`design.v`:
```
`default_nettype none
module as2650(
	input clk,
	input rst,
	input [7:0] bus_in,
	output [7:0] bus_out,
	output le_lo,
	output le_hi,
	output OEb,
	output WEb,
	output bus_dir,
	output IOC,
	output IOD,
	input [6:0] irqs,
	output flag,
	input sense,
	output reg [7:0] ext_io_addr,
	output reg io_bus_cyc,
	output reg io_bus_we,
	output reg [7:0] io_bus_out,
	input [7:0] io_bus_in,
	output [7:0] debug_psl,
	output [7:0] debug_psu,
	output [32:0] la_data_out,
	input wb_hidden_rom_enable,
	output reg cpu_hidden_rom_enable,
	output WE_ram
);
reg trap;
reg [7:0] irqs_latch;
wire [2:0] irq_num = irqs_latch[7] ? 3'h7 : (irqs_latch[6] ? 3'h6 : (irqs_latch[5] ? 3'h5 : (irqs_latch[4] ? 3'h4 : (irqs_latch[3] ? 3'h3 : (irqs_latch[2] ? 3'h2 : (irqs_latch[1] ? 3'h1 : 3'h0))))));
reg [7:0] regs [7:0];
reg [7:0] psu;
assign debug_psu = psu;
assign flag = psu[6];
reg [7:0] psl;
assign debug_psl = psl;
reg [15:0] stack [15:0];
wire [15:0] TOS = stack[psu[3:0] - 1];
reg [12:0] PC;
reg [2:0] page_reg; 
reg [11:0] ivectors_base;
reg [15:0] last_addr;
reg [3:0] cycle;
reg [7:0] insin;
reg [15:0] instruction_args_latch;
reg extend;
reg [1:0] warmup;
reg halted;
wire reset = rst || warmup;
reg indirect_cyc;
reg [1:0] indexed_cyc;
reg [15:0] indirect_target;
reg relative_cyc;
wire [7:0] instruction = cycle == FETCH ? bus_in : insin;
localparam FETCH = 0;
localparam PARAM1 = 1;
localparam PARAM2 = 2;
localparam DATA1 = 3;
localparam IO1 = 4;
localparam IO2 = 5;
localparam INVALID = 6;
localparam HALT = 7;
localparam EXT_IO1 = 8;
localparam EXT_IO2 = 9;
localparam EXT_IO3 = 10;
localparam EXT_IO4 = 11;
localparam INTERRUPT_ACTION1 = 12;
wire [7:0] reg_plus_1 = instr_reg_v + 1;
wire [7:0] reg_minus_1 = instr_reg_v - 1;
wire [1:0] index_control = extend ? 2'b11 : indexed_cyc;
wire [7:0] index = instr_reg_v;
wire is_data_fetch_cycle = relative_cyc || indirect_cyc || cycle == DATA1 || is_interrupt_cycle;
wire is_interrupt_cycle = cycle == INTERRUPT_ACTION1;
wire is_instr_fetch_cycle = (cycle == FETCH || cycle == PARAM1 || cycle == PARAM2) && !is_data_fetch_cycle;
wire le_lo_act = (is_instr_fetch_cycle || is_data_fetch_cycle) && (requested_addr[7:0] != last_addr[7:0] && requested_addr[15:8] == last_addr[15:8]) && !IO_cyc;
assign le_lo = le_lo_act && !reset;
wire le_hi_act = (is_instr_fetch_cycle || is_data_fetch_cycle) && (requested_addr[15:8] != last_addr[15:8]) && !IO_cyc;
assign le_hi = le_hi_act && !reset;
wire [15:0] requested_addr = (cycle == DATA1
								? (indirect_cyc || extend ? instruction_args_latch : {page_reg, instruction_args_latch[12:0]})
								: (is_instr_fetch_cycle ? {page_reg, PC} : (indirect_cyc || relative_cyc ? indirect_target : 0))
									+ (!is_instr_fetch_cycle && cycle == PARAM2 ? 1 : 0))
								+ (indexed_data1 ? index : 0);
wire write_cyc = cycle == DATA1 && is_store || (cycle == PARAM1 && relative_cyc && is_store);
assign OEb = !(((is_instr_fetch_cycle || is_data_fetch_cycle) && last_addr == requested_addr) || (IO_cyc && is_IO_READ)) || reset || write_cyc;
assign WE_ram = write_cyc && !reset && (last_addr == requested_addr);
assign WEb = !(write_cyc || (is_IO_WRITE && cycle == IO1)) || reset || (last_addr != requested_addr && !IO_cyc);
assign bus_out = is_IO_WRITE && IO_cyc ? instr_reg_v : (le_lo_act ? requested_addr[7:0] : (le_hi_act ? requested_addr[15:8] : alu_instr_reg));
assign bus_dir = !(!WEb || le_lo_act || le_hi_act || (is_IO_WRITE && IO_cyc)) || reset;
wire IO_cyc = cycle == IO1 || cycle == IO2;
assign IOC = IO_cyc && !insin[6];
assign IOD = IO_cyc && insin[6];
wire is_RETURN = (instruction[7:2] == 6'b000101 || instruction[7:2] == 6'b001101) && !extend;
wire is_DAR = instruction[7:2] == 6'b100101 && !extend;
wire is_CLR = instruction[7:2] == 6'h31 && !extend;
wire is_EXT = instruction == 8'hB7 && !extend;
wire is_HALT = instruction == 8'h40 && !extend;
wire is_NOP = instruction == 8'hC0 && !extend;
wire is_XCHG = instruction == 8'h91 && !extend;
wire is_MUL = instruction == 8'h90 && !extend;
wire is_ZBR = (instruction == 8'h9B || instruction == 8'hBB) && !extend;
wire is_BXA = (instruction == 8'h9F || instruction == 8'hBF) && !extend;
wire is_LPS = instruction[7:1] == 7'h49 && !extend;
wire is_SPS = instruction[7:1] == 7'h09 && !extend;
wire is_BRANCH = instruction[4:3] == 2'b11;
wire needs_param = (instruction[3:2] == 2'b01 || instruction[3:2] == 2'b10) && !is_RETURN && !is_DAR && !is_CLR && !is_EXT && !extend;
wire needs_2_param = instruction[3:2] == 2'b11 || (extend && instruction[3:2] == 2'b10);
wire is_indexed = ((instruction[3:2] == 2'b11 && instruction_args_latch[14:13] != 2'b00) && !is_BRANCH && !indirect_cyc && !extend) || (extend && (instruction[7:2] == 6'h03 || instruction[7:2] == 6'h33));
wire is_indirect_pre = (instruction[3:2] == 2'b10 || instruction[3:2] == 2'b11) && !indirect_cyc && !extend;
wire is_indirect_p1 = bus_in[7] && is_indirect_pre;
wire is_indirect_p2 = instruction_args_latch[15] && is_indirect_pre;
wire is_store = (instruction[7:4] == 4'hC && !is_NOP && !extend) || (instruction[7:3] == 5'h19 && extend);
wire is_COM = instruction[7:4] == 4'hE && !extend;
wire is_ALU_op = !instruction[4] && !is_store && !is_HALT && !is_COM && (!extend || instruction[3] == 1);
wire is_immediate = instruction[3:2] == 2'b01;
wire is_zero_reg = instruction[3:2] == 2'b00;
wire is_add_sub = instruction[7:5] == 3'h4 || instruction[7:5] == 3'h5;
wire is_relative = instruction[3:2] == 2'b10;
wire is_PUSH = instruction == 8'h10 && !extend;
wire is_POP = instruction == 8'h11 && !extend;
wire is_TPS = instruction[7:1] == 7'h5A && !extend;
wire is_CPS = instruction[7:1] == 7'h3A && !extend;
wire is_PPS = instruction[7:1] == 7'h3B && !extend;
wire is_RRR = instruction[7:2] == 6'h14 && !extend;
wire is_RRL = instruction[7:2] == 6'h34 && !extend;
wire is_TMI = instruction[7:2] == 6'h3D && !extend;
wire is_IO_READ = (instruction[7:2] == 6'h0C || instruction[7:2] == 6'h1C) && !extend;
wire is_IO_WRITE = (instruction[7:2] == 6'h2C || instruction[7:2] == 6'h3C) && !extend;
wire is_CPL = instruction[7:2] == 6'h38 && extend;
wire is_PSHS = instruction == 8'h10 && extend;
wire is_POPS = instruction == 8'h11 && extend;
wire is_SVB = instruction == 8'h12 && extend;
wire is_CHRP = instruction == 8'h13 && extend;
wire is_EXT_IO = (instruction[7:2] == 6'h15 || instruction[7:2] == 6'h35) && !extend;
wire is_TRAP = instruction == 8'h90 && extend;
wire is_CLRT = instruction == 8'h91 && extend;
wire is_LIR = instruction == 8'h92 && extend;
wire is_SIR = instruction == 8'h93 && extend;
wire [2:0] instr_reg_a = {psl[4], instruction[1:0]};
wire [7:0] instr_reg_v = regs[instr_reg_a];
wire [12:0] relative_eff_address_pre = PC + 1 + {bus_in[6], bus_in[6], bus_in[6], bus_in[6], bus_in[6], bus_in[6], bus_in[6:0]};
wire [15:0] relative_eff_address = {page_reg, relative_eff_address_pre};
wire is_CC_BRANCH = instruction[7:4] == 4'h1 || instruction[7:4] == 4'h3 || instruction[7:4] == 4'h9 || instruction[7:4] == 4'hB;
wire is_REG_BRANCH = !is_CC_BRANCH;
wire is_BRANCH_SUB = instruction[7:4] != 4'hF && instruction[5:4] == 2'b11;
wire [7:0] branch_compare_reg = instruction[7:4] == 4'hD ? reg_plus_1 : (instruction[7:4] == 4'hF ? reg_minus_1 : instr_reg_v);
wire should_branch = (is_CC_BRANCH && instruction[7] && psl[7:6] != instruction[1:0]) || (is_CC_BRANCH && !instruction[7] && instruction[1:0] == 2'b11) || (is_CC_BRANCH && !instruction[7] && psl[7:6] == instruction[1:0] || (is_REG_BRANCH && branch_compare_reg != 8'h00)) || is_ZBR || is_BXA;
wire [15:0] zbr_target = {(bus_in[6] ? 10'b0000000111 : 10'h000), bus_in[5:0]};
wire [2:0] r0_a = {psl[4], 2'b00};
wire [2:0] r1_a = {psl[4], 2'b01};
wire [2:0] r2_a = {psl[4], 2'b10};
wire [2:0] r3_a = {psl[4], 2'b11};
assign la_data_out = {halted, regs[r3_a], regs[r2_a], regs[r1_a], regs[r0_a]};
wire [15:0] mul_res = regs[r0_a] * regs[r1_a];
wire [7:0] rrr = psl[3] ? {psl[0], instr_reg_v[7:1]} : {instr_reg_v[0], instr_reg_v[7:1]};
wire [7:0] rrl = psl[3] ? {instr_reg_v[6:0], psl[0]} : {instr_reg_v[6:0], instr_reg_v[7]};
wire indexed_data1 = indexed_cyc && cycle == DATA1;
wire [7:0] alu_instr_reg = indexed_data1 ? regs[r0_a] : instr_reg_v;
wire [7:0] alu_input1 = is_zero_reg ? regs[r0_a] : alu_instr_reg;
wire [7:0] alu_input2 = is_zero_reg ? instr_reg_v : bus_in;
wire [2:0] alu_op = instruction[7:5];
reg [8:0] alu_next;
always @(*) begin
	case(alu_op)
		1: alu_next = {psl[0], alu_input1 ^ alu_input2};
		2: alu_next = {psl[0], alu_input1 & alu_input2};
		3: alu_next = {psl[0], alu_input1 | alu_input2};
		4: alu_next = {1'b0, alu_input1} + {1'b0, alu_input2} + {8'h00, (psl[3] && psl[0])};
		5: alu_next = {1'b0, alu_input1} + {1'b0, ~alu_input2} + {8'h00, (!psl[3] || psl[0])};
		default: alu_next = {psl[0], alu_input2};
	endcase
end
wire next_idc = alu_next[4] != alu_input1[4] ^ (instruction[7:5] == 5 ? ~alu_input2[4] : alu_input2[4]);
wire next_ovf = alu_input1[7] == alu_input2[7] && alu_next[7] != alu_input1[7];
always @(posedge clk) begin
	if(rst || (warmup != 0)) begin
		psl <= 8'h00;
		psu <= 8'h20;  
		cycle <= 4'h0;
		last_addr <= 16'hAAAA;
		insin <= 8'h00;
		instruction_args_latch <= 16'h0000;
		PC <= 13'h0000;
		extend <= 1'b0;
		warmup <= rst ? 2'b11 : warmup - 1;
		halted <= 1'b0;
		indirect_cyc <= 1'b0;
		indirect_target <= 16'h0000;
		relative_cyc <= 1'b0;
		regs[0] <= 8'h00;
		regs[1] <= 8'h00;
		regs[2] <= 8'h00;
		regs[3] <= 8'h00;
		regs[4] <= 8'h00;
		regs[5] <= 8'h00;
		regs[6] <= 8'h00;
		regs[7] <= 8'h00;
		indexed_cyc <= 2'b00;
		page_reg <= 3'b000;
		ivectors_base <= 12'h000;
		chirp_ptr <= 3'b000;
		ext_io_addr <= 8'h00;
		io_bus_cyc <= 1'b0;
		io_bus_we <= 1'b0;
		io_bus_out <= 8'h00;
		trap <= 1'b0;
		cpu_hidden_rom_enable <= wb_hidden_rom_enable;
	end else begin
		psu[7] <= sense;
		if(psl[4]) regs[3'b000] <= regs[3'b100];
		else regs[3'b100] <= regs[3'b000];
		if(le_lo_act) last_addr[7:0] <= requested_addr[7:0];
		if(le_hi_act) last_addr[15:8] <= requested_addr[15:8];
		if(cycle == FETCH) begin
			indirect_cyc <= 1'b0;
			relative_cyc <= 1'b0;
			indexed_cyc <= 2'b00;
			instruction_args_latch <= 16'h0000;
			if(last_addr == requested_addr) begin
				PC <= PC + 1;
				insin <= bus_in;
				if(is_LIR) begin
					instruction_args_latch <= {regs[r3_a], regs[r2_a]};
					cycle <= DATA1;
					extend <= 1'b0;
					insin <= 8'h0C;
				end else if(is_SIR) begin
					instruction_args_latch <= {regs[r3_a], regs[r2_a]};
					cycle <= DATA1;
					extend <= 1'b0;
					insin <= 8'hCC;
				end else if(needs_param || needs_2_param) begin
					if(is_BRANCH && !should_branch) begin
						PC <= PC + (needs_2_param ? 3 : 2);
						cycle <= FETCH;
						if(is_REG_BRANCH) regs[instr_reg_a] <= branch_compare_reg;
					end else cycle <= PARAM1;
				end else begin
					if(is_HALT) halted <= 1'b1;
					extend <= is_EXT;
					if(is_CPL) begin
						regs[instr_reg_a] <= ~instr_reg_v;
					end
					if(is_TRAP) begin
						trap <= 1'b1;
					end
					if(is_CLRT) begin
						trap <= 1'b0;
					end
					if(is_XCHG) begin
						regs[r0_a] <= regs[r1_a];
						regs[r1_a] <= regs[r0_a];
					end
					if(is_PUSH) begin
						stack[psu[3:0]] <= {regs[r1_a], regs[r0_a]};
						psu[3:0] <= psu[3:0] + 1;
					end
					if(is_POP) begin
						regs[r0_a] <= TOS[7:0];
						regs[r1_a] <= TOS[15:8];
						psu[3:0] <= psu[3:0] - 1;
					end
					if(is_PSHS) begin
						stack[psu[3:0]] <= {psu, psl};
						psu[3:0] <= psu[3:0] + 1;
					end
					if(is_POPS) begin
						psl <= TOS[7:0];
						psu <= {TOS[15:12], psu[3:0] - 4'b0001};
					end
					if(is_SVB) begin
						ivectors_base <= {regs[r1_a], regs[r0_a][7:4]};
					end
					if(is_CHRP) begin
						regs[r0_a] <= {1'b0, chirpchar};
						chirp_ptr <= chirp_ptr + 1;
						psl[7:6] <= 2'b01;
					end
					if(is_CLR) begin
						regs[instr_reg_a] <= 8'h00;
					end
					if(is_RETURN) begin
						if(instruction[1:0] == 2'b11 || instruction[1:0] == psl[7:6]) begin
							PC <= TOS[12:0];
							page_reg <= TOS[15:13];
							psu[3:0] <= psu[3:0] - 1;
							if(instruction[5]) psu[5] <= 1'b0;
						end
					end
					if(is_MUL) begin
						regs[r0_a] <= mul_res[7:0];
						regs[r1_a] <= mul_res[15:8];
						psl[7:6] <= mul_res > 32767 ? 'b10 : (mul_res != 0 ? 'b01 : 'b00);
					end
					if(is_COM && is_zero_reg) begin
						perform_compare(regs[r0_a], regs[instr_reg_a]);
					end else if(is_ALU_op && is_zero_reg) begin
						perform_alu_op(r0_a);
					end else if(is_store && !is_NOP && is_zero_reg) begin
						regs[instr_reg_a] <= regs[r0_a];
						set_cc_for(regs[r0_a]);
					end 
					if(is_DAR) begin
						regs[instr_reg_a] <= {regs[instr_reg_a][7:4] + (psl[0] ? 4'h0 : 4'hA), regs[instr_reg_a][3:0] + (psl[5] ? 4'h0 : 4'hA)};
					end 
					if(is_RRR) begin
						if(psl[3]) begin
							psl[0] <= instr_reg_v[0];
							psl[5] <= instr_reg_v[6];
						end
						set_cc_for(rrr);
						regs[instr_reg_a] <= rrr;
					end 
					if(is_RRL) begin
						if(psl[3]) begin
							psl[0] <= instr_reg_v[7];
							psl[5] <= instr_reg_v[4];
						end
						set_cc_for(rrl);
						regs[instr_reg_a] <= rrl;
					end
					if(is_LPS) begin
						if(instruction[0]) psl <= regs[r0_a];
						else psu <= regs[r0_a];
					end
					if(is_SPS) begin
						if(instruction[0]) begin
							regs[r0_a] <= psl;
							set_cc_for(psl);
						end else begin
							regs[r0_a] <= psu;
							set_cc_for(psu);
						end
					end
					cycle <= is_HALT ? HALT : (is_IO_READ || is_IO_WRITE ? IO1 : FETCH);
				end
			end
		end
		if(cycle == PARAM1) begin
			if(last_addr == requested_addr) begin
				if(is_instr_fetch_cycle) PC <= PC + 1;
				if(is_immediate || relative_cyc) begin
					if(is_store) begin
					end else if(is_ALU_op) begin
						perform_alu_op(instr_reg_a);
					end else begin
						if(is_TPS) begin
							if(((instruction[0] ? psl : psu) & bus_in) == bus_in) psl[7:6] <= 2'b00;
							else psl[7:6] <= 2'b01;
						end
						if(is_CPS) begin
							if(instruction[0]) psl <= psl & ~bus_in;
							else psu <= psu & ~bus_in;
						end
						if(is_PPS) begin
							if(instruction[0]) psl <= psl | bus_in;
							else psu <= psu | bus_in;
						end
						if(is_EXT_IO) begin
							ext_io_addr <= bus_in;
						end
						if(is_COM) begin
							perform_compare(alu_instr_reg, bus_in);
						end
						if(is_TMI) begin
							if((instr_reg_v & bus_in) == instr_reg_v) psl[7:6] <= 2'b00;
							else psl[7:6] <= 2'b01;
						end
					end
					cycle <= is_EXT_IO ? EXT_IO1 : FETCH;
					extend <= 1'b0;
					relative_cyc <= 1'b0;
				end else if(needs_2_param || indirect_cyc) begin
					cycle <= PARAM2;
				end else if(is_relative && is_indirect_p1) begin
					indirect_target <= is_ZBR ? zbr_target : relative_eff_address;
					indirect_cyc <= 1'b1;
				end else if(is_relative && !is_indirect_p1) begin
					if(is_BRANCH) begin
						if(is_ZBR) perform_branch(zbr_target);
						else perform_branch(relative_eff_address);
						extend <= 1'b0;
						cycle <= FETCH;
					end else begin
						relative_cyc <= 1'b1;
						indirect_target <= relative_eff_address;
					end
				end
				instruction_args_latch[15:8] <= bus_in;
			end
		end
		if(cycle == PARAM2) begin
			if(last_addr == requested_addr) begin
				if(is_instr_fetch_cycle) PC <= PC + 1;
				if(!indirect_cyc && instruction_args_latch[14:13] != 2'b00 && !is_BRANCH) begin
					indexed_cyc <= is_indexed ? instruction_args_latch[14:13] : 2'b00;
					regs[instr_reg_a] <= !is_indexed || instruction_args_latch[14:13] == 2'b11 || extend ? regs[instr_reg_a] : (instruction_args_latch[14:13] == 2'b01 ? reg_plus_1 : reg_minus_1);
				end
				if(is_indirect_p2 && !indirect_cyc) begin
					indirect_cyc <= 1'b1;
					indirect_target <= is_BRANCH ? {page_reg[2], instruction_args_latch[14:8], bus_in} : {page_reg, instruction_args_latch[12:8], bus_in};
					cycle <= PARAM1;
				end else if(is_BRANCH) begin
					if(instruction == 8'h1F) begin
						cpu_hidden_rom_enable <= 1'b0;
					end
					perform_branch((indirect_cyc || extend ? {instruction_args_latch[15:8], bus_in} : {page_reg[2], instruction_args_latch[14:8], bus_in}) + (is_BXA ? {8'h00, regs[r3_a]} : 16'h0000));
					cycle <= FETCH;
					extend <= 1'b0;
				end else cycle <= DATA1;
				instruction_args_latch[7:0] <= bus_in;
			end
		end
		if(cycle == DATA1) begin
			if(last_addr == requested_addr) begin
				indirect_cyc <= 1'b0;
				indexed_cyc <= 2'b00;
				instruction_args_latch <= 16'h0000;
				if(is_store) begin
				end else if(is_COM) begin
					perform_compare(alu_instr_reg, bus_in);
				end else if(is_ALU_op) begin
					perform_alu_op(indexed_data1 ? r0_a : instr_reg_a);
				end
				cycle <= FETCH;
				extend <= 1'b0;
			end
		end
		if(cycle == IO1) begin
			cycle <= IO2;
		end
		if(cycle == IO2) begin
			if(is_IO_READ) begin
				regs[instr_reg_a] <= bus_in;
				psl[7:6] <= bus_in > 127 ? 2'b10 : (bus_in == 0 ? 2'b00 : 2'b01);
			end
			cycle <= FETCH;
		end
		if(cycle == EXT_IO1) begin
			io_bus_cyc <= 1'b0;
			io_bus_out <= instr_reg_v;
			io_bus_we <= instruction[7];
			cycle <= EXT_IO2;
		end
		if(cycle == EXT_IO2) begin
			io_bus_cyc <= 1'b1;
			cycle <= EXT_IO3;
		end
		if(cycle == EXT_IO3) begin
			cycle <= EXT_IO4;
		end
		if(cycle == EXT_IO4) begin
			io_bus_cyc <= 1'b0;
			if(!instruction[7]) begin
				regs[instr_reg_a] <= io_bus_in;
				set_cc_for(io_bus_in);
			end
			io_bus_we <= 1'b0;
			cycle <= FETCH;
		end
		if(cycle == INTERRUPT_ACTION1) begin
			insin <= 8'h3F;
			indirect_cyc <= 1'b1;
			indirect_target <= {ivectors_base, irq_num, 1'b0};
			psu[5] <= 1'b1;
			cycle <= PARAM1;
		end
		if(cycle == HALT || (cycle == FETCH && last_addr != requested_addr)) begin
			if(irqs != 0 && !psu[5]) begin
				irqs_latch <= {irqs[6], irqs[5], irqs[4], trap, irqs[3], irqs[2], irqs[1], irqs[0]};
				cycle <= INTERRUPT_ACTION1;
			end
		end
	end
end
task set_cc_for(input [7:0] val);
	begin
		psl[7:6] <= val > 127 ? 'b10 : (val != 0 ? 'b01 : 'b00);
	end
endtask
task perform_alu_op(input [2:0] targ_reg);
	begin
		regs[targ_reg] <= alu_next[7:0];
		psl[0] <= alu_next[8];
		set_cc_for(alu_next[7:0]);
		if(is_add_sub) begin
			psl[5] <= next_idc;
			psl[2] <= next_ovf;
		end
	end
endtask
task perform_compare(input [7:0] in1, input [7:0] in2);
	begin
		if(in1 == in2) psl[7:6] <= 2'b00;
		else if(psl[1] || in1[7] == in2[7]) begin
			if(in1 > in2) psl[7:6] <= 2'b01;
			else if(in1 < in2) psl[7:6] <= 2'b10;
		end else psl[7:6] <= in1[7] ? 2'b10 : 2'b01;
	end
endtask
task perform_branch(input [15:0] target);
	begin
			if(is_BRANCH_SUB) begin
				stack[psu[3:0]] <= {page_reg, indirect_cyc || is_interrupt_cycle ? PC : PC + 13'h0001};
				psu[3:0] <= psu[3:0] + 1;
			end
			PC <= target[12:0];
			page_reg <= target[15:13];
			if(is_REG_BRANCH) regs[instr_reg_a] <= branch_compare_reg;
	end
endtask
reg [2:0] chirp_ptr;
reg [6:0] chirpchar;
always @(*) begin
	case(chirp_ptr)
		0: chirpchar = 7'h43;
		1: chirpchar = 7'h68;
		2: chirpchar = 7'h69;
		3: chirpchar = 7'h72;
		4: chirpchar = 7'h70;
		5: chirpchar = 7'h21;
		6: chirpchar = 13;
		7: chirpchar = 10;
	endcase
end
endmodule
```
`run.sh`:
```
#!/bin/bash
# the make line also repeats each setting of config.mk as NAME=value (left out here)
make -C /OpenROAD-flow-scripts/flow DESIGN_CONFIG=/design/flow/config.mk WORK_HOME=/design/flow/orfs CLKGATE_MAP_FILE= finish
```
`config.mk`:
```
export PLATFORM = sky130hd
export DESIGN_NAME = as2650
export DESIGN_NICKNAME = as2650
export VERILOG_FILES = /design/flow/design.v
export SDC_FILE = /design/flow/constraint.sdc
export NUM_CORES = 4
export LEC_CHECK = 0
export ABC_AREA = 1
export CAP_MARGIN = 30
export CELL_PAD_IN_SITES_DETAIL_PLACEMENT = 1
export CORE_ASPECT_RATIO = 0.71
export CORE_MARGIN = 2
export CORE_UTILIZATION = 72
export CTS_CLUSTER_DIAMETER = 231
export GPL_TIMING_DRIVEN = 1
export MAX_ROUTING_LAYER = met5
export MIN_ROUTING_LAYER = met1
export PLACE_DENSITY_LB_ADDON = 0.04
export SLEW_MARGIN = 20
```
`constraint.sdc`:
```
create_clock -name core_clock -period 11.8 [get_ports {clk}]
set_input_delay 2.3600 -clock core_clock [delete_from_list [all_inputs] [get_ports {clk}]]
set_output_delay 2.3600 -clock core_clock [all_outputs]
set_load 0.01 [all_outputs]
```
==> out/highlights.md, run 1 <==
• **outcome** aborted with a tool error
• **halt point of the flow** detailed placement
• **error message** [ERROR DPL-0033] detailed placement checks failed during check placement.
• **syn avg cell area** 7.39 sq um
• **dominant kind of combinational cell** simple AND/OR/NAND/NOR gates
• **number of top-level pins** 112
• **Yosys warning total** 1
• **Starting Density** 73.5%
• **area share, top type** 28.4%
• **share of the yosys chip area belonging to registers** 36.8%
• **area of the die** 50300 sq um
• **simple-gate area share of the yosys netlist** 24.7%
• **RD Place Congestion** 1.24
• **standard-cell row count** 67
• **number of cells produced by synthesis** 4725
• **most area-hungry cell type in the Yosys netlist** edfxtp_1
• **xor/xnor share** 2.23%
• **Seq cells post-synth** 477
• **area share of and-or/or-and cells after synthesis** 19.8%
• **fraction of synthesis flops using an asynchronous set or reset pin** 0%
• **yosys stat area** 34900 sq um
• **vertical extent of the die** 190 um
• **library cells used by synthesis** 71
• **number of cell instances after yosys synthesis** 4725
• **count of input and output buffers** 111
• **count leader, synth** nand2_1
• **netlist area before placement** 34900 sq um
• **CORE AREA** 47500 sq um
• **list of most frequent post-synthesis cells** 1033 x nand2_1, 545 x nor2_1, 505 x inv_1, 400 x o21ai_0, 330 x edfxtp_1
• **number of nets in the synthesized netlist** 4923
• **largest cells by area after synthesis** edfxtp_1 28%, nand2_1 11%, dfxtp_1 8.4%, nor2_1 5.9%, o21ai_0 5.7%
• **share of synthesized cell area in full adder, half adder and majority cells** 7.05%
• **number of enable-type register cells in the synthesized netlist** 330
• **MUX share of area** 0.802%
• **die width** 265 um
• **dominant synthesized flop cell** edfxtp_1
-- per-stage QoR --
step,instances,worst slack [ns]
after floorplan,4725,2.61
after global placement,5335,0.789
==> run 2, diff against run 1 <==
- CAP_MARGIN: 30 -> 20
- CELL_PAD_IN_SITES_DETAIL_PLACEMENT: 1 -> not set
- CELL_PAD_IN_SITES_GLOBAL_PLACEMENT: not set -> 3
- CORE_ASPECT_RATIO: 0.71 -> not set
- CORE_UTILIZATION: 72 -> 64
- CTS_CLUSTER_DIAMETER: 231 -> not set
- CTS_CLUSTER_SIZE: not set -> 27
- GPL_ROUTABILITY_DRIVEN: not set -> 1
- MAX_ROUTING_LAYER: met5 -> met4
- MIN_ROUTING_LAYER: met1 -> met2
- PLACE_DENSITY_LB_ADDON: 0.04 -> 0.02
- SETUP_SLACK_MARGIN: not set -> -0.58
- SLEW_MARGIN: 20 -> 10
- TNS_END_PERCENT: not set -> 95
- clock period: 11.8 -> 16.0 ns (I/O delays scaled with it)
==> out/highlights.md, run 2 <==
• **library cells used by synthesis** 71, unchanged
• **vertical extent of the die** 238 um, was 190 um
• **Starting Density** 64.8%, was 73.5%
• **number of cell instances after yosys synthesis** 4725, unchanged
• **standard-cell row count** 85, was 67
• **Yosys warning total** 1, unchanged
• **largest cells by area after synthesis** edfxtp_1 28%, nand2_1 11%, dfxtp_1 8.4%, nor2_1 5.9%, o21ai_0 5.7%, unchanged
• **number of enable-type register cells in the synthesized netlist** 330, unchanged
• **most area-hungry cell type in the Yosys netlist** edfxtp_1, unchanged
• **halt point of the flow** global placement without I/O, was detailed placement
• **outcome** aborted with a tool error, unchanged
• **share of synthesized cell area in full adder, half adder and majority cells** 7.05%, unchanged
• **number of cells produced by synthesis** 4725, unchanged
• **xor/xnor share** 2.23%, unchanged
• **dominant kind of combinational cell** simple AND/OR/NAND/NOR gates, unchanged
• **MUX share of area** 0.802%, unchanged
• **area share, top type** 28.4%, unchanged
• **Seq cells post-synth** 477, unchanged
• **error message** [ERROR FLW-0024] Place density exceeds 1.0 (current PLACE_DENSITY_LB_ADDON =  0.02). Please check if the value of  PLACE_DENSITY_LB_ADDON is between 0 and 0.99., was [ERROR DPL-0033] detailed placement checks failed during check placement.
• **CORE AREA** 53900 sq um, was 47500 sq um
• **dominant synthesized flop cell** edfxtp_1, unchanged
• **share of the yosys chip area belonging to registers** 36.8%, unchanged
• **yosys stat area** 34900 sq um, unchanged
• **netlist area before placement** 34900 sq um, unchanged
• **simple-gate area share of the yosys netlist** 24.7%, unchanged
• **fraction of synthesis flops using an asynchronous set or reset pin** 0%, unchanged
• **number of nets in the synthesized netlist** 4923, unchanged
• **area of the die** 56500 sq um, was 50300 sq um
• **count leader, synth** nand2_1, unchanged
• **area share of and-or/or-and cells after synthesis** 19.8%, unchanged
• **die width** 238 um, was 265 um
• **syn avg cell area** 7.39 sq um, unchanged
• **list of most frequent post-synthesis cells** 1033 x nand2_1, 545 x nor2_1, 505 x inv_1, 400 x o21ai_0, 330 x edfxtp_1, unchanged
==> run 3, diff against run 2 <==
- CAP_MARGIN: 20 -> 30
- CELL_PAD_IN_SITES_DETAIL_PLACEMENT: not set -> 1
- CELL_PAD_IN_SITES_GLOBAL_PLACEMENT: 3 -> not set
- CORE_ASPECT_RATIO: not set -> 0.71
- CORE_UTILIZATION: 64 -> 72
- CTS_CLUSTER_DIAMETER: not set -> 231
- CTS_CLUSTER_SIZE: 27 -> not set
- GPL_ROUTABILITY_DRIVEN: 1 -> not set
- MIN_ROUTING_LAYER: met2 -> met1
- PLACE_DENSITY_LB_ADDON: 0.02 -> 0.08
- SETUP_SLACK_MARGIN: -0.58 -> 3.47
- SLEW_MARGIN: 10 -> 20
- TNS_END_PERCENT: 95 -> not set
- clock period: 16.0 -> 11.7 ns (I/O delays scaled with it)
==> out/highlights.md, run 3 <==
• **yosys stat area** 34900 sq um, unchanged
• **fraction of synthesis flops using an asynchronous set or reset pin** 0%, unchanged
• **dominant synthesized flop cell** edfxtp_1, unchanged
• **library cells used by synthesis** 71, unchanged
• **die width** 265 um, was 238 um
• **largest cells by area after synthesis** edfxtp_1 28%, nand2_1 11%, dfxtp_1 8.4%, nor2_1 5.9%, o21ai_0 5.7%, unchanged
• **list of most frequent post-synthesis cells** 1033 x nand2_1, 545 x nor2_1, 505 x inv_1, 400 x o21ai_0, 330 x edfxtp_1, unchanged
• **share of synthesized cell area in full adder, half adder and majority cells** 7.05%, unchanged
• **number of cells produced by synthesis** 4725, unchanged
• **CORE AREA** 47500 sq um, was 53900 sq um
• **count of input and output buffers** 111
• **xor/xnor share** 2.23%, unchanged
• **simple-gate area share of the yosys netlist** 24.7%, unchanged
• **most area-hungry cell type in the Yosys netlist** edfxtp_1, unchanged
• **netlist area before placement** 34900 sq um, unchanged
• **RD Place Congestion** 1.25
• **number of nets in the synthesized netlist** 4923, unchanged
• **Starting Density** 73.5%, was 64.8%
• **halt point of the flow** detailed placement, was global placement without I/O
• **number of top-level pins** 112
• **area of the die** 50300 sq um, was 56500 sq um
• **vertical extent of the die** 190 um, was 238 um
• **standard-cell row count** 67, was 85
• **number of cell instances after yosys synthesis** 4725, unchanged
• **Yosys warning total** 1, unchanged
• **Seq cells post-synth** 477, unchanged
• **area share, top type** 28.4%, unchanged
• **dominant kind of combinational cell** simple AND/OR/NAND/NOR gates, unchanged
• **area share of and-or/or-and cells after synthesis** 19.8%, unchanged
• **count leader, synth** nand2_1, unchanged
• **MUX share of area** 0.802%, unchanged
• **number of enable-type register cells in the synthesized netlist** 330, unchanged
• **share of the yosys chip area belonging to registers** 36.8%, unchanged
• **syn avg cell area** 7.39 sq um, unchanged
• **outcome** aborted with a tool error, unchanged
• **error message** [ERROR DPL-0033] detailed placement checks failed during check placement., was [ERROR FLW-0024] Place density exceeds 1.0 (current PLACE_DENSITY_LB_ADDON =  0.02). Please check if the value of  PLACE_DENSITY_LB_ADDON is between 0 and 0.99.
[run 3: per-stage QoR]
stage / setup WS (ns) / hold slack, ns
global placement: 1.25 / 0.399
floorplan: 3.41 / 0.394
==> run 4, diff against run 3 <==
- ABC_AREA: 1 -> not set
- CAP_MARGIN: 30 -> 20
- CELL_PAD_IN_SITES_DETAIL_PLACEMENT: 1 -> not set
- CORE_ASPECT_RATIO: 0.71 -> not set
- CORE_UTILIZATION: 72 -> 58
- CTS_CLUSTER_DIAMETER: 231 -> not set
- CTS_CLUSTER_SIZE: not set -> 29
- GPL_TIMING_DRIVEN: 1 -> not set
- MAX_ROUTING_LAYER: met4 -> not set
- MIN_ROUTING_LAYER: met1 -> not set
- PLACE_DENSITY_LB_ADDON: 0.08 -> not set
- SETUP_SLACK_MARGIN: 3.47 -> 2.32
- TNS_END_PERCENT: not set -> 5
- clock period: 11.7 -> 8.11 ns (I/O delays scaled with it)
==> out/highlights.md, run 4 <==
• **outcome** finished with violations, was aborted with a tool error
• **Layout Check Failures** max-capacitance violations, max-slew violations, negative setup slack
• **crit path launch** cycle[9]$_DFF_P_
• **library cells used by synthesis** 92, was 71
• **vias per inst** 7.86
• **clock network power consumption** 2.52 mW
• **clock root buffer** clkbuf_16
• **largest cells by area after synthesis** edfxtp_1 29%, dfxtp_1 8.6%, ha_1 4.7%, nor2_1 4.6%, mux4_2 4.6%, was edfxtp_1 28%, nand2_1 11%, dfxtp_1 8.4%, nor2_1 5.9%, o21ai_0 5.7%
• **crit path capture type** output port
• **required time at the worst-slack endpoint** 6.49 ns
• **most area-hungry cell type in the Yosys netlist** edfxtp_1, unchanged
• **syn avg cell area** 9.04 sq um, was 7.39 sq um
• **net load switching power** 1.63 mW
• **Post-DRT Antenna Nets** 0
• **final wirelength** 182 mm
• **Hold Vio Cnt, Final** 0
• **number of enable-type register cells in the synthesized netlist** 330, unchanged
• **TritonCTS clock tree** yes
• **number of cells produced by synthesis** 3778, was 4725
• **Power per Cell Area** 138 nW/um^2
• **netlist area before placement** 34100 sq um, was 34900 sq um
• **Most Crowded Layer GR** met2
• **vias in the first global route** 35887
• **CP max stage cell** or3_4
• **max-slew violation count** 4
• **global-route wire length before repair** 249 mm
• **count of input and output buffers** 111, unchanged
• **net switching share of the total power** 28.2%
• **clk sink count** 477
• **sequential power share** 45.0%
• **clock network latency to the later pin of the worst-skew pair** 0.68 ns
• **number of maximum-capacitance violations** 1
• **area share, top type** 29.0%, was 28.4%
• **dominant kind of combinational cell** AND-OR/OR-AND gates, was simple AND/OR/NAND/NOR gates
• **# nets final** 4303
• **tally of OpenROAD warnings** 58
• **MUX share of area** 9.43%, was 0.802%
• **power in sequential cells** 2.60 mW
• **Peak VDD IR** 0.220 mV
• **shortest period the worst path allows** 8.18 ns
• **DRT Pass-1 Iters** 20
• **Crit path top cell by count** buf_6
• **Starting Density** 59.0%, was 73.5%
• **clock tree skew after final layout** 0.0501 ns
• **quantity of hold-fixing buffers added after cts** 0
• **number of nets in the synthesized netlist** 3976, was 4923
• **dominant synthesized flop cell** edfxtp_1, unchanged
• **GRT Overall Usage** 56.9%
• **simple-gate area share of the yosys netlist** 17.2%, was 24.7%
• **hold_sp** cycle[5]$_DFF_P_
• **met3 global-route usage** 29.2%
• **max_slew headroom** -15.3%
• **hold-critical path endpoint** cycle[10]$_DFF_P_
• **setup repair after global routing missed its margin** true
• **clock slew at reported path FFs** 0.06 ns
• **worst path bufs/invs** 6
• **CORE AREA** 57900 sq um, was 47500 sq um
• **die width** 247 um, was 265 um
• **share of synthesized cell area in full adder, half adder and majority cells** 7.21%, was 7.05%
• **fill cell count** 4022
• **fraction of synthesis flops using an asynchronous set or reset pin** 0%, unchanged
• **total cell area at the placement stage** 38000 sq um
• **Clock power frac** 43.5%
• **group drawing the most power** sequential cells
• **M2 GR Usage** 78.4%
• **worst setup path endpoint** bus_out[4]
• **met1 Use GR** 65.4%
• **largest net degree at the start of global routing** 60
• **list of most frequent post-synthesis cells** 421 x nor2_1, 360 x nand2_1, 330 x edfxtp_1, 299 x a21oi_1, 205 x o21ai_0, was 1033 x nand2_1, 545 x nor2_1, 505 x inv_1, 400 x o21ai_0, 330 x edfxtp_1
• **Yosys warning total** 1, unchanged
• **placed cell count** 4722
• **number of cells on the critical path** 26
• **slowest cell delay on critical path** 0.43 ns
• **sequential cell area in the final layout** 12900 sq um
• **startpoint of the lowest-slack register-to-register path** psl[4]$_SDFF_PN0_
• **total number of H-tree levels** 2
• **number of clock buffers inserted by TritonCTS** 51
• **number of antenna violations at the first check in global routing** 15
• **critical path startpoint category** flop
• **Clock Tree Buf Depth** 3
• **vertical extent of the die** 247 um, was 190 um
• **RD Place Congestion** 1.15, was 1.25
• **yosys stat area** 34100 sq um, was 34900 sq um
• **slew at the pin closest to its max-slew limit** 1.73 ns
• **area share of and-or/or-and cells after synthesis** 20.2%, was 19.8%
• **CP max FO** 4
• **static leakage** 15.5 nW
• **final-layout worst hold slack** 0.481 ns
• **average wire per standard cell** 36.9 um
• **area of the die** 60800 sq um, was 50300 sq um
• **worst endpoint data arrival time** 6.55 ns
• **PnR worst setup slack** -0.0666 ns
• **class of the most critical setup path** reg -> out
• **Overall Power** 5.78 mW
• **capturing point of the worst reg2reg path** psl[7]$_SDFF_PN0_
• **First DRT Iteration DRCs** 8534
• **f_max** 0.122 GHz
• **number of top-level pins** 112, unchanged
• **standard-cell row count** 88, was 67
• **area of the multi-input gates** 21100 sq um
• **count leader, synth** nor2_1, was nand2_1
• **Seq cells post-synth** 477, unchanged
• **post-detail-place hpwl** 118 mm
• **synthesis-to-layout area growth** 23.0%
• **vias post-DR** 38680
• **xor/xnor share** 3.56%, was 2.23%
• **period utilization** 101%
• **r2r worst-path depth** 26
• **DRC viols** 0
• **Setup violations, final** 3
• **Worst path top cell family by delay** AND-OR/OR-AND gates
• **Congestion Overflow GR** 0
• **worst hold path type** reg -> reg
• **share of the yosys chip area belonging to registers** 37.6%, was 36.8%
• **Worst Hold Path Cells** 1
• **Cell Int Power** 4.15 mW
• **Comb pwr share** 11.4%
• **Final Cell Area** 42000 sq um
• **P_comb** 660 uW
• **number of cell instances after yosys synthesis** 3778, was 4725
• **post-layout instance count excluding filler cells** 4920
• **minimum setup slack among reg-to-reg paths** 0.60 ns
run 4: metal layers:
metal,wire length [um],vias up,part of all wire (%)
li1,-,14762,-
met5,191,-,0.11
met3,33300,1600,18
met2,70600,4591,39
met4,21600,16,12
met1,55900,17711,31
run 4: area by class of cell:
type                            count  area share (%)
Antenna cell                        9          0.0536
Clock buffer                       66            3.32
Clock inverter                     28           0.736
Inverter                          182            1.65
Multi-Input combinational cell   2878            50.2
Sequential cell                   477            30.6
Tap cell                          765            2.28
Timing Repair Buffer              515            11.2
run 4: stage by stage:
| stage | setup slack [ns] | util, % | setup TNS, ns |
|---|---|---|---|
| final | -0.0666 | 72.5 | -0.0817 |
| after global routing | -0.150 | 72.5 | -0.524 |
| after CTS | 0.142 | 70.2 | 0 |
| after detailed placement | -0.704 | 65.7 | -9.85 |
| after global placement | -0.535 | 65.7 | -5.46 |
| after floorplan | 0.771 | - | 0 |
run 4: what timing repair did:
action / 4_1_cts / 5_1_grt
gates resized: 150 / 223
setup endpoints to repair: 798 / 794
buffers inserted: 48 / 37
pin swaps: 36 / 78
hold endpoints to repair: 0 / 0
cloned: 4 / 5
==> run 5, diff against run 4 <==
- CELL_PAD_IN_SITES_GLOBAL_PLACEMENT: not set -> 2
- CORE_ASPECT_RATIO: not set -> 1.58
- CORE_MARGIN: 2 -> 10
- CORE_UTILIZATION: 58 -> 44
- CTS_CLUSTER_SIZE: 29 -> not set
- GPL_ROUTABILITY_DRIVEN: not set -> 0
- GPL_TIMING_DRIVEN: not set -> 1
- PLACE_DENSITY_LB_ADDON: not set -> 0.22
- SETUP_SLACK_MARGIN: 2.32 -> 3.63
- TNS_END_PERCENT: 5 -> not set
- clock period: 8.11 -> 14.7 ns (I/O delays scaled with it)
==> out/highlights.md, run 5 <==
• **critical path startpoint category** input port, was flop
• **share of the yosys chip area belonging to registers** 37.6%, unchanged
• **library cells used by synthesis** 92, unchanged
• **number of enable-type register cells in the synthesized netlist** 330, unchanged
• **worst endpoint data arrival time** 8.08 ns, was 6.55 ns
• **worst hold path type** reg -> reg, unchanged
• **accumulated negative setup slack** 0 ns, was -0.0817 ns
• **hold_sp** cycle[5]$_DFF_P_, unchanged
• **Hold Vio Cnt, Final** 0, unchanged
• **dominant kind of combinational cell** AND-OR/OR-AND gates, unchanged
• **Clock power frac** 42.8%, was 43.5%
• **number of clock buffers inserted by TritonCTS** 48, was 51
• **r2r worst-path depth** 26, unchanged
• **Seq cells post-synth** 477, unchanged
• **max_slew headroom** 18.2%, was -15.3%
• **Yosys warning total** 1, unchanged
• **required time at the worst-slack endpoint** 11.76 ns, was 6.49 ns
• **Crit path top cell by count** buf_4, was buf_6
• **GRT Overall Usage** 37.0%, was 56.9%
• **vias per inst** 6.89, was 7.86
• **DRT Pass-1 Iters** 13, was 20
• **worst setup path endpoint** bus_out[6], was bus_out[4]
• **outcome** timing/DRC/antenna clean, was finished with violations
• **PnR worst setup slack** 3.68 ns, was -0.0666 ns
• **clock network latency to the later pin of the worst-skew pair** 0.68 ns, about the same
• **Final Cell Area** 39300 sq um, was 42000 sq um
• **post-detail-place hpwl** 122 mm, was 118 mm
• **synthesis-to-layout area growth** 15.0%, was 23.0%
• **Congestion Overflow GR** 0, unchanged
• **share of synthesized cell area in full adder, half adder and majority cells** 7.21%, unchanged
• **area share of and-or/or-and cells after synthesis** 20.2%, unchanged
• **slew at the pin closest to its max-slew limit** 1.22 ns, was 1.73 ns
• **sequential power share** 46.3%, was 45.0%
• **slowest cell delay on critical path** 0.52 ns, was 0.43 ns
• **Worst path top cell family by delay** AND-OR/OR-AND gates, unchanged
• **CP max FO** 9, was 4
• **die width** 242 um, was 247 um
• **fraction of synthesis flops using an asynchronous set or reset pin** 0%, unchanged
• **P_comb** 337 uW, was 660 uW
• **yosys stat area** 34100 sq um, unchanged
• **Post-Place Worst Slack** 1.19 ns, was -0.704 ns
• **simple-gate area share of the yosys netlist** 17.2%, unchanged
• **number of cells on the critical path** 26, unchanged
• **hold-critical path endpoint** cycle[10]$_DFF_P_, unchanged
• **static leakage** 14.0 nW, was 15.5 nW
• **largest cells by area after synthesis** edfxtp_1 29%, dfxtp_1 8.6%, ha_1 4.7%, nor2_1 4.6%, mux4_2 4.6%, unchanged
• **shortest period the worst path allows** 11.02 ns
• **number of cells produced by synthesis** 3778, unchanged
• **clock tree skew after final layout** 0.0712 ns, was 0.0501 ns
• **final wirelength** 172 mm, was 182 mm
• **clock network power consumption** 1.33 mW, was 2.52 mW
• **Setup violations, final** 0, was 3
• **Worst Hold Path Cells** 1, unchanged
• **area of the die** 89400 sq um, was 60800 sq um
• **Post-Route Utilization** 51.0%, was 72.5%
• **number of nets in the synthesized netlist** 3976, unchanged
• **clock root buffer** clkbuf_16, unchanged
• **MUX share of area** 9.43%, unchanged
• **number of antenna violations at the first check in global routing** 13, was 15
• **vias in the first global route** 33183, was 35887
• **vertical extent of the die** 370 um, was 247 um
• **minimum setup slack among reg-to-reg paths** 5.55 ns, was 0.60 ns
• **max-slew violation count** 0, was 4
• **crit path capture type** output port, unchanged
• **net switching share of the total power** 26.9%, was 28.2%
• **capturing point of the worst reg2reg path** regs[0][4]$_DFFE_PP_, was psl[7]$_SDFF_PN0_
• **First DRT Iteration DRCs** 4989, was 8534
• **number of top-level pins** 112, unchanged
• **standard-cell row count** 128, was 88
• **net load switching power** 833 uW, was 1.63 mW
• **power in sequential cells** 1.44 mW, was 2.60 mW
• **# nets final** 4096, was 4303
• **class of the most critical setup path** in -> out, was reg -> out
• **TritonCTS clock tree** yes, unchanged
• **worst path bufs/invs** 8, was 6
• **CORE AREA** 77000 sq um, was 57900 sq um
• **crit path launch** bus_in[0], was cycle[9]$_DFF_P_
• **xor/xnor share** 3.56%, unchanged
• **Post-DRT Antenna Nets** 0, unchanged
• **list of most frequent post-synthesis cells** 421 x nor2_1, 360 x nand2_1, 330 x edfxtp_1, 299 x a21oi_1, 205 x o21ai_0, unchanged
• **number of cell instances after yosys synthesis** 3778, unchanged
• **netlist area before placement** 34100 sq um, unchanged
• **period utilization** 75.0%, was 101%
• **Power per Cell Area** 79.0 nW/um^2, was 138 nW/um^2
• **number of maximum-capacitance violations** 0, was 1
• **DRC viols** 0, unchanged
• **CP max stage cell** mux4_2, was or3_4
• **Cell Int Power** 2.27 mW, was 4.15 mW
• **total cell area at the placement stage** 37000 sq um, was 38000 sq um
• **most area-hungry cell type in the Yosys netlist** edfxtp_1, unchanged
• **Clock Tree Buf Depth** 3, unchanged
• **tally of OpenROAD warnings** 52, was 58
• **total number of H-tree levels** 2, unchanged
• **Starting Density** 44.3%, was 59.0%
• **syn avg cell area** 9.04 sq um, unchanged
• **startpoint of the lowest-slack register-to-register path** cycle[0]$_DFF_P_, was psl[4]$_SDFF_PN0_
• **area share, top type** 29.0%, unchanged
• **group drawing the most power** sequential cells, unchanged
• **setup repair after global routing missed its margin** true, unchanged
• **dominant synthesized flop cell** edfxtp_1, unchanged
• **global-route wire length before repair** 241 mm, was 249 mm
• **clock slew at reported path FFs** 0.06 ns, about the same
• **Peak VDD IR** 0.115 mV, was 0.220 mV
• **vias post-DR** 34290, was 38680
• **count of input and output buffers** 111, unchanged
• **f_max** 0.0907 GHz
• **clk sink count** 477, unchanged
• **count leader, synth** nor2_1, unchanged
• **Comb pwr share** 10.9%, was 11.4%
• **largest net degree at the start of global routing** 65, was 60
• **average wire per standard cell** 34.5 um, was 36.9 um
==> run 5: timing repair <==
action                                 in CTS  in global routing
hold buffers                                0                  0
pin swaps                                  12                 11
buffers inserted                           21                 15
gates resized                              62                 27
gates cloned                                7                  1
endpoints found under the hold margin       0                  0
setup endpoints to repair                 190                 14
==> run 5: cell type report <==
class                      instances  area, sq um
antenna                            1         2.50
clock buffer                      64         1310
clock inverter                    26          347
fill                            7169        37800
inverter                         182          689
multi-input combinational       2881        20100
sequential                       477        12900
tap                             1040         1300
timing repair buffer             308         2680
==> run 5: layer usage <==
metal	up-vias	global-route usage, %	share of wire [%]
met4	22	34.1	11
li1	14334	-	-
met5	-	0.267	0.086
met1	16544	40.5	34
met2	2540	57.7	44
met3	850	10.8	11
==> run 5: per-stage QoR <==
step	hold slack, ns	cells	total power [mW]
after global placement	0.443	4842	1.77
after floorplan	0.409	3778	1.63
after CTS	0.461	4960	3.08
final	0.459	4979	3.10
after global routing	0.495	4978	3.16
after detailed placement	0.447	4842	1.77
==> run 6, diff against run 5 <==
- ABC_AREA: not set -> 1
- CAP_MARGIN: 20 -> 30
- CELL_PAD_IN_SITES_DETAIL_PLACEMENT: not set -> 2
- CELL_PAD_IN_SITES_GLOBAL_PLACEMENT: 2 -> not set
- CORE_ASPECT_RATIO: 1.58 -> 0.67
- CORE_MARGIN: 10 -> 5
- CORE_UTILIZATION: 44 -> 63
- CTS_CLUSTER_SIZE: not set -> 48
- GPL_TIMING_DRIVEN: 1 -> 0
- HOLD_SLACK_MARGIN: not set -> 0.12
- MAX_ROUTING_LAYER: not set -> met4
- MIN_ROUTING_LAYER: not set -> met1
- PLACE_DENSITY_LB_ADDON: 0.22 -> 0.27
- SETUP_SLACK_MARGIN: 3.63 -> 1.66
- SLEW_MARGIN: 20 -> 15
- clock period: 14.7 -> 14.3 ns (I/O delays scaled with it)
==> out/highlights.md, run 6 <==
• **outcome** aborted with a tool error, was timing/DRC/antenna clean
• **halt point of the flow** detailed placement
• **error message** Error: detail_place.tcl, 38 bad optional access
• **number of cells produced by synthesis** 4725, was 3778
• **number of nets in the synthesized netlist** 4923, was 3976
• **area share, top type** 28.4%, was 29.0%
• **largest cells by area after synthesis** edfxtp_1 28%, nand2_1 11%, dfxtp_1 8.4%, nor2_1 5.9%, o21ai_0 5.7%, was edfxtp_1 29%, dfxtp_1 8.6%, ha_1 4.7%, nor2_1 4.6%, mux4_2 4.6%
• **area of the die** 60300 sq um, was 89400 sq um
• **Starting Density** 63.8%, was 44.3%
• **MUX share of area** 0.802%, was 9.43%
• **yosys stat area** 34900 sq um, was 34100 sq um
• **area share of and-or/or-and cells after synthesis** 19.8%, was 20.2%
• **fraction of synthesis flops using an asynchronous set or reset pin** 0%, unchanged
• **dominant kind of combinational cell** simple AND/OR/NAND/NOR gates, was AND-OR/OR-AND gates
• **standard-cell row count** 70, was 128
• **share of synthesized cell area in full adder, half adder and majority cells** 7.05%, was 7.21%
• **netlist area before placement** 34900 sq um, was 34100 sq um
• **CORE AREA** 54700 sq um, was 77000 sq um
• **vertical extent of the die** 203 um, was 370 um
• **count of input and output buffers** 111, unchanged
• **number of cell instances after yosys synthesis** 4725, was 3778
• **xor/xnor share** 2.23%, was 3.56%
• **Yosys warning total** 1, unchanged
• **simple-gate area share of the yosys netlist** 24.7%, was 17.2%
• **most area-hungry cell type in the Yosys netlist** edfxtp_1, unchanged
• **library cells used by synthesis** 71, was 92
• **dominant synthesized flop cell** edfxtp_1, unchanged
• **share of the yosys chip area belonging to registers** 36.8%, was 37.6%
• **syn avg cell area** 7.39 sq um, was 9.04 sq um
• **die width** 298 um, was 242 um
• **number of top-level pins** 112, unchanged
• **Seq cells post-synth** 477, unchanged
• **number of enable-type register cells in the synthesized netlist** 330, unchanged
• **list of most frequent post-synthesis cells** 1033 x nand2_1, 545 x nor2_1, 505 x inv_1, 400 x o21ai_0, 330 x edfxtp_1, was 421 x nor2_1, 360 x nand2_1, 330 x edfxtp_1, 299 x a21oi_1, 205 x o21ai_0
• **count leader, synth** nand2_1, was nor2_1
[run 6: through the flow]
| step | hold slack, ns | cell area [sq um] | worst slack (ns) |
|---|---|---|---|
| 2_1_floorplan | 0.394 | 34900 | 4.11 |
| 3_3_place_gp | 0.414 | 36900 | 0.598 |
==> run 7, diff against run 6 <==
- ABC_AREA: 1 -> not set
- CAP_MARGIN: 30 -> 0
- CELL_PAD_IN_SITES_GLOBAL_PLACEMENT: not set -> 1
- CORE_ASPECT_RATIO: 0.67 -> not set
- CORE_MARGIN: 5 -> 7
- CORE_UTILIZATION: 63 -> 70
- CTS_CLUSTER_DIAMETER: not set -> 250
- CTS_CLUSTER_SIZE: 48 -> not set
- GPL_ROUTABILITY_DRIVEN: 0 -> not set
- GPL_TIMING_DRIVEN: 0 -> not set
- HOLD_SLACK_MARGIN: 0.12 -> not set
- MAX_ROUTING_LAYER: met4 -> met5
- MIN_ROUTING_LAYER: met1 -> not set
- PLACE_DENSITY_LB_ADDON: 0.27 -> not set
- SETUP_SLACK_MARGIN: 1.66 -> 2.45
- SLEW_MARGIN: 15 -> 20
- clock period: 14.3 -> 8.67 ns (I/O delays scaled with it)
==> out/highlights.md, run 7 <==
• **area share, top type** 29.0%, was 28.4%
• **list of most frequent post-synthesis cells** 421 x nor2_1, 360 x nand2_1, 330 x edfxtp_1, 299 x a21oi_1, 205 x o21ai_0, was 1033 x nand2_1, 545 x nor2_1, 505 x inv_1, 400 x o21ai_0, 330 x edfxtp_1
• **standard-cell row count** 80, was 70
• **netlist area before placement** 34100 sq um, was 34900 sq um
• **area share of and-or/or-and cells after synthesis** 20.2%, was 19.8%
• **vertical extent of the die** 235 um, was 203 um
• **MUX share of area** 9.43%, was 0.802%
• **most area-hungry cell type in the Yosys netlist** edfxtp_1, unchanged
• **largest cells by area after synthesis** edfxtp_1 29%, dfxtp_1 8.6%, ha_1 4.7%, nor2_1 4.6%, mux4_2 4.6%, was edfxtp_1 28%, nand2_1 11%, dfxtp_1 8.4%, nor2_1 5.9%, o21ai_0 5.7%
• **library cells used by synthesis** 92, was 71
• **dominant kind of combinational cell** AND-OR/OR-AND gates, was simple AND/OR/NAND/NOR gates
• **share of the yosys chip area belonging to registers** 37.6%, was 36.8%
• **fraction of synthesis flops using an asynchronous set or reset pin** 0%, unchanged
• **area of the die** 55200 sq um, was 60300 sq um
• **error message** [ERROR GPL-0301] Utilization 105.213 % exceeds 100%., was Error: detail_place.tcl, 38 bad optional access
• **number of cell instances after yosys synthesis** 3778, was 4725
• **syn avg cell area** 9.04 sq um, was 7.39 sq um
• **share of synthesized cell area in full adder, half adder and majority cells** 7.21%, was 7.05%
• **number of enable-type register cells in the synthesized netlist** 330, unchanged
• **die width** 235 um, was 298 um
• **simple-gate area share of the yosys netlist** 17.2%, was 24.7%
• **Yosys warning total** 1, unchanged
• **yosys stat area** 34100 sq um, was 34900 sq um
• **number of nets in the synthesized netlist** 3976, was 4923
• **count leader, synth** nor2_1, was nand2_1
• **Seq cells post-synth** 477, unchanged
• **CORE AREA** 47900 sq um, was 54700 sq um
• **xor/xnor share** 3.56%, was 2.23%
• **Starting Density** 71.2%, was 63.8%
• **dominant synthesized flop cell** edfxtp_1, unchanged
• **outcome** aborted with a tool error, unchanged
• **halt point of the flow** global placement without I/O, was detailed placement
• **number of cells produced by synthesis** 3778, was 4725
==> run 8, diff against run 7 <==
- ABC_AREA: not set -> 1
- CAP_MARGIN: 0 -> 30
- CELL_PAD_IN_SITES_DETAIL_PLACEMENT: 2 -> not set
- CELL_PAD_IN_SITES_GLOBAL_PLACEMENT: 1 -> not set
- CORE_ASPECT_RATIO: not set -> 0.81
- CORE_MARGIN: 7 -> 2
- CORE_UTILIZATION: 70 -> 24
- CTS_CLUSTER_DIAMETER: 250 -> not set
- CTS_CLUSTER_SIZE: not set -> 75
- GPL_ROUTABILITY_DRIVEN: not set -> 0
- GPL_TIMING_DRIVEN: not set -> 1
- HOLD_SLACK_MARGIN: not set -> 0.16
- MAX_ROUTING_LAYER: met5 -> met4
- MIN_ROUTING_LAYER: not set -> met2
- PLACE_DENSITY: not set -> 0.86
- SETUP_SLACK_MARGIN: 2.45 -> not set
- clock period: 8.67 -> 16.0 ns (I/O delays scaled with it)
==> out/highlights.md, run 8 <==
• **outcome** aborted with a tool error, unchanged
• **halt point of the flow** global routing, was global placement without I/O
• **error message** [ERROR GRT-0116] Global routing finished with congestion. Check the congestion regions in the DRC Viewer., was [ERROR GPL-0301] Utilization 105.213 % exceeds 100%.
• **count leader, synth** nand2_1, was nor2_1
• **number of cell instances after yosys synthesis** 4725, was 3778
• **area share of and-or/or-and cells after synthesis** 19.8%, was 20.2%
• **die width** 428 um, was 235 um
• **standard-cell row count** 125, was 80
• **netlist area before placement** 34900 sq um, was 34100 sq um
• **library cells used by synthesis** 71, was 92
• **number of nets in the synthesized netlist** 4923, was 3976
• **simple-gate area share of the yosys netlist** 24.7%, was 17.2%
• **post-CTS setup buffer count** 0
• **Clock Tree Buf Depth** 3
• **dominant synthesized flop cell** edfxtp_1, unchanged
• **Yosys warning total** 1, unchanged
• **area share, top type** 28.4%, was 29.0%
• **most area-hungry cell type in the Yosys netlist** edfxtp_1, unchanged
• **yosys stat area** 34900 sq um, was 34100 sq um
• **largest cells by area after synthesis** edfxtp_1 28%, nand2_1 11%, dfxtp_1 8.4%, nor2_1 5.9%, o21ai_0 5.7%, was edfxtp_1 29%, dfxtp_1 8.6%, ha_1 4.7%, nor2_1 4.6%, mux4_2 4.6%
• **number of enable-type register cells in the synthesized netlist** 330, unchanged
• **post-detail-place hpwl** 103 mm
• **clk sink count** 477
• **number of cells produced by synthesis** 4725, was 3778
• **CORE AREA** 144000 sq um, was 47900 sq um
• **MUX share of area** 0.802%, was 9.43%
• **Starting Density** 24.3%, was 71.2%
• **vertical extent of the die** 347 um, was 235 um
• **clock root buffer** clkbuf_16
• **share of synthesized cell area in full adder, half adder and majority cells** 7.05%, was 7.21%
• **placed cell count** 6626
• **list of most frequent post-synthesis cells** 1033 x nand2_1, 545 x nor2_1, 505 x inv_1, 400 x o21ai_0, 330 x edfxtp_1, was 421 x nor2_1, 360 x nand2_1, 330 x edfxtp_1, 299 x a21oi_1, 205 x o21ai_0
• **number of top-level pins** 112
• **share of the yosys chip area belonging to registers** 36.8%, was 37.6%
• **quantity of hold-fixing buffers added after cts** 0
• **Seq cells post-synth** 477, unchanged
• **xor/xnor share** 2.23%, was 3.56%
• **Congestion Overflow GR** 1154
• **area of the die** 149000 sq um, was 55200 sq um
• **count of input and output buffers** 111
• **fraction of synthesis flops using an asynchronous set or reset pin** 0%, unchanged
• **syn avg cell area** 7.39 sq um, was 9.04 sq um
• **total number of H-tree levels** 2
• **post-CTS resize count** 0
• **GRT Overall Usage** 45.7%
• **dominant kind of combinational cell** simple AND/OR/NAND/NOR gates, was AND-OR/OR-AND gates
• **number of clock buffers inserted by TritonCTS** 49
## run 8: per-stage QoR
step / util (%) / instance area [sq um] / setup WS (ns)
4_1_cts: 27.8 / 40000 / 2.09
3_5_place_dp: 26.6 / 38200 / 2.16
3_3_place_gp: 26.5 / 38200 / 2.50
2_1_floorplan: - / 34900 / 5.13
## run 8: metal layers
layer	global-route usage [%]	GRT overflow
met1	-	-
met2	47.6	212
met5	-	-
met4	32.6	195
met3	51.1	747
==> run 9, diff against run 8 <==
- ABC_AREA: 1 -> not set
- CAP_MARGIN: 30 -> 20
- CORE_ASPECT_RATIO: 0.81 -> not set
- CORE_UTILIZATION: 24 -> 51
- CTS_CLUSTER_DIAMETER: not set -> 347
- CTS_CLUSTER_SIZE: 75 -> not set
- GPL_ROUTABILITY_DRIVEN: 0 -> not set
- GPL_TIMING_DRIVEN: 1 -> not set
- HOLD_SLACK_MARGIN: 0.16 -> not set
- MAX_ROUTING_LAYER: met4 -> not set
- MIN_ROUTING_LAYER: met2 -> not set
- PLACE_DENSITY: 0.86 -> not set
- SETUP_SLACK_MARGIN: not set -> 1.27
- clock period: 16.0 -> 8.11 ns (I/O delays scaled with it)
==> out/highlights.md, run 9 <==
• **dominant kind of combinational cell** AND-OR/OR-AND gates, was simple AND/OR/NAND/NOR gates
• **Power per Cell Area** 139 nW/um^2
• **Cell Int Power** 4.18 mW
• **setup repair after global routing missed its margin** true
• **vias per inst** 7.22
• **area share, top type** 29.0%, was 28.4%
• **most area-hungry cell type in the Yosys netlist** edfxtp_1, unchanged
• **average wire per standard cell** 33.9 um
• **area share of and-or/or-and cells after synthesis** 20.2%, was 19.8%
• **power in sequential cells** 2.60 mW
• **number of cells produced by synthesis** 3778, was 4725
• **clk sink count** 477, unchanged
• **worst setup path endpoint** bus_out[3]
• **Starting Density** 51.7%, was 24.3%
• **largest net degree at the start of global routing** 52
• **Setup violations, final** 0
• **number of cells on the critical path** 22
• **number of cell instances after yosys synthesis** 3778, was 4725
• **Hold Vio Cnt, Final** 0
• **total number of H-tree levels** 2, unchanged
• **worst endpoint data arrival time** 6.31 ns
• **DRC viols** 0
• **Crit path top cell by count** buf_6
• **Overall Power** 5.75 mW
• **post-layout instance count excluding filler cells** 4997
• **dominant synthesized flop cell** edfxtp_1, unchanged
• **hold-critical path endpoint** cycle[10]$_DFF_P_
• **f_max** 0.126 GHz
• **group drawing the most power** sequential cells
• **final-layout worst hold slack** 0.464 ns
• **class of the most critical setup path** in -> out
• **number of clock buffers inserted by TritonCTS** 52, was 49
• **Congestion Overflow GR** 0
• **xor/xnor share** 3.56%, was 2.23%
• **fraction of synthesis flops using an asynchronous set or reset pin** 0%, unchanged
• **period utilization** 97.8%
• **placed cell count** 4833, was 6626
• **Final Cell Area** 41400 sq um
• **critical path startpoint category** input port
• **number of nets in the synthesized netlist** 3976, was 4923
• **outcome** timing/DRC/antenna clean, was aborted with a tool error
• **count leader, synth** nor2_1, was nand2_1
• **Yosys warning total** 1, unchanged
• **number of maximum-capacitance violations** 0
• **startpoint of the lowest-slack register-to-register path** relative_cyc$_SDFF_PN0_
• **area of the die** 69000 sq um, was 149000 sq um
• **Clock Tree Buf Depth** 3, unchanged
• **CP max stage cell** clkdlybuf4s50_1
• **crit path capture type** output port
• **number of enable-type register cells in the synthesized netlist** 330, unchanged
• **vias post-DR** 36063
• **TritonCTS clock tree** yes
• **clock slew at reported path FFs** 0.06 ns
• **share of the yosys chip area belonging to registers** 37.6%, was 36.8%
• **Comb pwr share** 11.0%
• **required time at the worst-slack endpoint** 6.49 ns
• **netlist area before placement** 34100 sq um, was 34900 sq um
• **MUX share of area** 9.43%, was 0.802%
• **crit path launch** bus_in[1]
• **clock network latency to the later pin of the worst-skew pair** 0.69 ns
• **die width** 263 um, was 428 um
• **clock tree skew after final layout** 0.0732 ns
• **share of synthesized cell area in full adder, half adder and majority cells** 7.21%, was 7.05%
• **synthesis-to-layout area growth** 21.3%
• **GRT Overall Usage** 47.4%
• **slowest cell delay on critical path** 0.45 ns
• **DRT Pass-1 Iters** 10
• **cells along the critical path** clkdlybuf4s50_1 -> mux2_4 -> mux2i_4 -> nor2_1 -> ha_2 -> inv_1 -> fa_2 -> nor2b_4 -> o2111ai_4 -> a31oi_4 -> nand2_1 -> a21o_1 -> a311oi_2 -> a211o_1 -> o211a_1 -> nand4_1 -> or3_4 -> buf_6 -> buf_6 -> o211ai_1 -> o21ai_1 -> buf_2
• **static leakage** 15.1 nW
• **hold_sp** cycle[5]$_DFF_P_
• **final wirelength** 170 mm
• **yosys stat area** 34100 sq um, was 34900 sq um
• **P_comb** 631 uW
• **worst hold path type** reg -> reg
• **RD Place Congestion** 1.11
• **# nets final** 4281
• **standard-cell row count** 94, was 125
• **vertical extent of the die** 263 um, was 347 um
• **tally of OpenROAD warnings** 54
• **r2r worst-path depth** 32
• **shortest period the worst path allows** 7.93 ns
• **capturing point of the worst reg2reg path** stack[2][14]$_DFFE_PP_
• **clock root buffer** clkbuf_16, unchanged
• **syn avg cell area** 9.04 sq um, was 7.39 sq um
• **CORE AREA** 66000 sq um, was 144000 sq um
• **Seq cells post-synth** 477, unchanged
• **minimum setup slack among reg-to-reg paths** 1.35 ns
• **net switching share of the total power** 27.2%
• **Worst path top cell family by delay** AND-OR/OR-AND gates
• **post-detail-place hpwl** 122 mm, was 103 mm
• **CP max FO** 7
• **number of antenna violations at the first check in global routing** 8
• **slew at the pin closest to its max-slew limit** 1.18 ns
• **Clock power frac** 43.7%
• **worst path bufs/invs** 5
• **Post-DRT Antenna Nets** 0
• **clock network power consumption** 2.51 mW
• **net load switching power** 1.56 mW
• **number of top-level pins** 112, unchanged
• **simple-gate area share of the yosys netlist** 17.2%, was 24.7%
• **quantity of hold-fixing buffers added after cts** 0, unchanged
• **max_slew headroom** 20.9%
• **total cell area at the placement stage** 38300 sq um, was 38200 sq um
• **Post-Route Utilization** 62.8%
• **max-slew violation count** 0
• **list of most frequent post-synthesis cells** 421 x nor2_1, 360 x nand2_1, 330 x edfxtp_1, 299 x a21oi_1, 205 x o21ai_0, was 1033 x nand2_1, 545 x nor2_1, 505 x inv_1, 400 x o21ai_0, 330 x edfxtp_1
• **First DRT Iteration DRCs** 6276
• **count of input and output buffers** 111, unchanged
• **vias in the first global route** 34265
• **library cells used by synthesis** 92, was 71
• **sequential power share** 45.3%
• **Worst Hold Path Cells** 1
• **largest cells by area after synthesis** edfxtp_1 29%, dfxtp_1 8.6%, ha_1 4.7%, nor2_1 4.6%, mux4_2 4.6%, was edfxtp_1 28%, nand2_1 11%, dfxtp_1 8.4%, nor2_1 5.9%, o21ai_0 5.7%
• **global-route wire length before repair** 240 mm
• **Peak VDD IR** 0.292 mV
[run 9: per-stage QoR]
stage	setup slack (ns)	setup TNS [ns]
after floorplan	0.771	0
after global placement	-0.363	-3.29
after detailed placement	-0.524	-9.11
after CTS	0.266	0
after global routing	-0.0307	-0.0604
final	0.180	0
[run 9: repair_timing]
action	CTS	global route
resized	118	166
gates cloned	0	2
buffers inserted	30	28
pin swaps	27	43
endpoints found under the setup margin	716	678
[run 9: metal layers]
layer | wire length, um | share of wire (%) | track usage, %
met1 | 59600 | 35 | 59.2
met2 | 69600 | 41 | 68.6
met4 | 15100 | 8.9 | 32.9
met5 | 56 | 0.033 | 0
met3 | 25200 | 15 | 16.7
[run 9: cell type report]
cell class / instances / area [sq um]
fillers: 5361 / 24600
repair buffers: 493 / 4280
multi-input cells: 2877 / 20700
flip-flops and latches: 477 / 12900
well taps: 864 / 1080
clock buffers: 60 / 1340
diodes: 6 / 15.0
inverters: 182 / 692
clock inverters: 38 / 430
Power is estimated from default activity; no workload was simulated.
